// sig_altmult_add
module sig_altmult_add
(
	input signed [15:0] dataa, datab, datac, datad,
	input 		clock, aclr,
	output reg 	[32:0] result
);
	reg signed	[15:0] dataa_reg, datab_reg, datac_reg, datad_reg;
	reg signed	[31:0] mult0_result, mult1_result;
	always @ (posedge clock or posedge aclr) begin
    	if (aclr) begin
			dataa_reg <= {16{1'b0}};
			datab_reg <= {16{1'b0}};
			datac_reg <= {16{1'b0}};
			datad_reg <= {16{1'b0}};
			mult0_result <= {32{1'b0}};
			mult1_result <= {32{1'b0}};
			result <= {33{1'b0}};
		end
		else begin
			dataa_reg <= dataa;
			datab_reg <= datab;
			datac_reg <= datac;
			datad_reg <= datad;
			mult0_result <= dataa_reg * datab_reg;
			mult1_result <= datac_reg * datad_reg;
			result <= mult0_result + mult1_result;
		end
	end
endmodule
Size in the first run: about 2600 cells after synthesis, roughly 160 flip-flops, roughly 99 I/O pins, ~26000 um^2 of cells after synthesis.
==> flow/config.mk <==
export PLATFORM = sky130hd
export DESIGN_NAME = sig_altmult_add
export DESIGN_NICKNAME = sig_altmult_add
export VERILOG_FILES = /design/flow/design.v
export SDC_FILE = /design/flow/constraint.sdc
export NUM_CORES = 4
export LEC_CHECK = 0
export CAP_MARGIN = 10
export CELL_PAD_IN_SITES_DETAIL_PLACEMENT = 0
export CORE_MARGIN = 2
export CORE_UTILIZATION = 71
export CTS_CLUSTER_DIAMETER = 79
export CTS_CLUSTER_SIZE = 35
export GPL_ROUTABILITY_DRIVEN = 1
export MAX_ROUTING_LAYER = met5
export MIN_ROUTING_LAYER = met1
export PLACE_DENSITY = 0.36
export SETUP_SLACK_MARGIN = 1.47
export SLEW_MARGIN = 20
==> flow/constraint.sdc <==
create_clock -name core_clock -period 4.94 [get_ports {clock}]
set_input_delay 0.9880 -clock core_clock [delete_from_list [all_inputs] [get_ports {clock}]]
set_output_delay 0.9880 -clock core_clock [all_outputs]
set_load 0.01 [all_outputs]
run.sh (not shown) runs the stock make flow with config.mk's settings and CLKGATE_MAP_FILE=.
The starting point finished but fails on negative setup slack.
Rerun with:
- CAP_MARGIN: 10 -> 20
- CELL_PAD_IN_SITES_DETAIL_PLACEMENT: 0 -> unset
- CORE_UTILIZATION: 71 -> 59
- CTS_CLUSTER_DIAMETER: 79 -> unset
- CTS_CLUSTER_SIZE: 35 -> unset
- GPL_ROUTABILITY_DRIVEN: 1 -> unset
- MAX_ROUTING_LAYER: met5 -> unset
- MIN_ROUTING_LAYER: met1 -> unset
- PLACE_DENSITY: 0.36 -> unset
- SETUP_SLACK_MARGIN: 1.47 -> unset
- clock period: 4.94 -> 4.63 ns (I/O delays scaled with it)
The changed run finished but fails on negative setup slack.
Design area rises by 1.1%.
Hold slack gets better by 0.0048 ns.
Setup slack gets worse by 0.078 ns.
Via count falls by 10%.
Count of clock-buffer cells in the layout falls by 2.
Global-route usage falls by 9.1 points.
Rerun with:
- CORE_UTILIZATION: 59 -> 66
- SETUP_SLACK_MARGIN: unset -> 1.18
- clock period: 4.63 -> 5.18 ns (I/O delays scaled with it)
Result: The changed run ran to the end with violations: negative setup slack. Sequential cell count is unchanged. First-iteration DRC count climbs by about 20%. Via count climbs by about 1.6%. Routed wire length climbs by about 6%. Area after synthesis stays the same. Final cell count drops by 2.0%. Fmax drops by about 1.2%. Cell area drops by 0.56%. Core utilization climbs by 8.5 points.

========
## run A
Starting RTL as in the previous note.
// sig_altmult_add
module sig_altmult_add
(
	input signed [15:0] dataa, datab, datac, datad,
	input 		clock, aclr,
	output reg 	[32:0] result
);
clock: 11.5 ns
lec_check: 0
cap_margin: 20
cell_pad_in_sites_detail_placement: 1
cell_pad_in_sites_global_placement: 0
core_aspect_ratio: 0.77
core_margin: 6
core_utilization: 40
gpl_timing_driven: 1
hold_slack_margin: 0.16
max_routing_layer: met4
place_density_lb_addon: 0.2
setup_slack_margin: 3.33
slew_margin: 10
Changes in run B relative to run A:
Settings: an added CTS_CLUSTER_DIAMETER of 267; a change of CORE_UTILIZATION from 40 to 37.
Results
Run B | stages: all done | timing, DRC, antenna: all pass. Compared with run A, in run B number of global-route vias before repair shows an increase of about 0.9%, sequential fraction of total cell area ~0 delta, worst setup slack went down 0.046 ns. Run B vs run A on met3 wire length: run B is the higher one. Die size is higher on run B. Run B vs run A: area growth from synthesis to final layout up.
Setup changes, run B to run C
Settings: swapping 37 for 40 in CORE_UTILIZATION; clearing CTS_CLUSTER_DIAMETER, which used to be 267; clearing CELL_PAD_IN_SITES_DETAIL_PLACEMENT, which used to be 1; clearing MAX_ROUTING_LAYER, which used to be met4; swapping 10 for 20 in SLEW_MARGIN; clearing SETUP_SLACK_MARGIN, which used to be 3.33; clearing CORE_ASPECT_RATIO, which used to be 0.77; swapping 6 for 2 in CORE_MARGIN; clearing PLACE_DENSITY_LB_ADDON, which used to be 0.2; clearing HOLD_SLACK_MARGIN, which used to be 0.16; clearing CELL_PAD_IN_SITES_GLOBAL_PLACEMENT, which used to be 0; clearing GPL_TIMING_DRIVEN, which used to be 1; swapping 11.5 for 6.78 in the clock period (ns, I/O delays scaled along).
### Flow results
- Run C vs. run B: number of placed cells counting well taps held steady, number of non-filler instances in the completed layout about even.
- First-pass GRT wire length: run C < run B
- Compared with run B, run C shows total number of vias that has gone down slightly.
- Final core utilization for run C is higher than for run B.
- When the final numbers for run C and run B were put side by side, the final layout net count turned out to be greater in run C.
